// top
module top(input clk, rst_raw, up, left, right, down, 
           input [15:0]switches, output dp,a,b,c,d,e,f,g, output [3:0]anode,
           output load_done, output reg fsm_done);
For scale: about 1400 cells after synthesis, roughly 0.011 mm^2 of cells after synthesis.
clock: 7.52 ns
lec_check: 0
abc_area: 1
cap_margin: 25
cell_pad_in_sites_detail_placement: 1
core_aspect_ratio: 1.42
core_margin: 5
core_utilization: 51
cts_cluster_diameter: 221
gpl_routability_driven: 0
gpl_timing_driven: 1
max_routing_layer: met4
min_routing_layer: met2
place_density_lb_addon: 0.16
setup_slack_margin: 1.49
slew_margin: 30
run.sh (not shown) runs the stock make flow with config.mk's settings and CLKGATE_MAP_FILE=.
Next try:
Settings changed: ABC_AREA 1 to not set, CAP_MARGIN 25 to 20, CELL_PAD_IN_SITES_DETAIL_PLACEMENT 1 to not set, CORE_ASPECT_RATIO 1.42 to not set, CORE_MARGIN 5 to 2, CORE_UTILIZATION 51 to 40, CTS_CLUSTER_DIAMETER 221 to not set, GPL_ROUTABILITY_DRIVEN 0 to not set, GPL_TIMING_DRIVEN 1 to not set, MAX_ROUTING_LAYER met4 to not set, MIN_ROUTING_LAYER met2 to not set, PLACE_DENSITY_LB_ADDON 0.16 to not set, SETUP_SLACK_MARGIN 1.49 to not set, SLEW_MARGIN 30 to 20.
Clock period 7.52 ns to 4.25 ns, I/O delays scaled along.
What happened: Cell area is higher by 3.4%; clock skew is about the same; power increases by 73%; utilization goes down by 12 points; worst hold slack is better by 0.023 ns; wire length goes down by 20%.

========
== harbor ==
top again, from the RTL that the note above started with.
// top
module top(input clk, rst_raw, up, left, right, down, 
           input [15:0]switches, output dp,a,b,c,d,e,f,g, output [3:0]anode,
           output load_done, output reg fsm_done);
make LEC_CHECK=0 CAP_MARGIN=20 CORE_MARGIN=2 CORE_UTILIZATION=72 CTS_CLUSTER_DIAMETER=47 GPL_ROUTABILITY_DRIVEN=1 MIN_ROUTING_LAYER=met1 PLACE_DENSITY=0.66 SETUP_SLACK_MARGIN=1.44 SLEW_MARGIN=30 finish   # period 6.21 ns
No stage failed in harbor, and the final checks on the layout all came back clean.
#### Input delta (tundra over harbor)
==> flow/config.mk <==
export PLATFORM = sky130hd
export DESIGN_NAME = top
export DESIGN_NICKNAME = top
export VERILOG_FILES = /design/flow/design.v
export SDC_FILE = /design/flow/constraint.sdc
export NUM_CORES = 4
export LEC_CHECK = 0
export CAP_MARGIN = 20
export CORE_MARGIN = 2
export CORE_UTILIZATION = 36
export SLEW_MARGIN = 20
==> flow/constraint.sdc <==
create_clock -name core_clock -period 4.25 [get_ports {clk}]
set_input_delay 0.8500 -clock core_clock [delete_from_list [all_inputs] [get_ports {clk}]]
set_output_delay 0.8500 -clock core_clock [all_outputs]
set_load 0.01 [all_outputs]
### Flow results
- Delta (tundra minus harbor): detailed-router iteration count before antenna repair now sits lower, worst setup slack now sits lower, first-pass GRT wire length now sits higher.
- Cmp harbor and tundra / number of clock-tree buffers in the layout / lower: harbor
- Re overall overflow remaining after global route: no difference whatsoever between tundra and harbor.
- harbor → tundra: overall power after layout higher; floorplan die height higher.
Edits applied to the flow inputs when going from tundra to indigo:
diff --git a/flow/config.mk b/flow/config.mk
--- a/flow/config.mk
+++ b/flow/config.mk
@@ -9,3 +9,3 @@
 export CORE_MARGIN = 2
-export CORE_UTILIZATION = 36
+export CORE_UTILIZATION = 40
 export SLEW_MARGIN = 20
==> flow/constraint.sdc <==
create_clock -name core_clock -period 4.46 [get_ports {clk}]
set_input_delay 0.8920 -clock core_clock [delete_from_list [all_inputs] [get_ports {clk}]]
set_output_delay 0.8920 -clock core_clock [all_outputs]
set_load 0.01 [all_outputs]
Results
- indigo: clock-cell share of area is 0.83 points lower than what tundra reported.
- Summary of indigo over tundra: number of diodes held steady, minimum setup slack after placement increased by 210 ps relative to the old numbers.
Power is estimated from default activity; no workload was simulated.
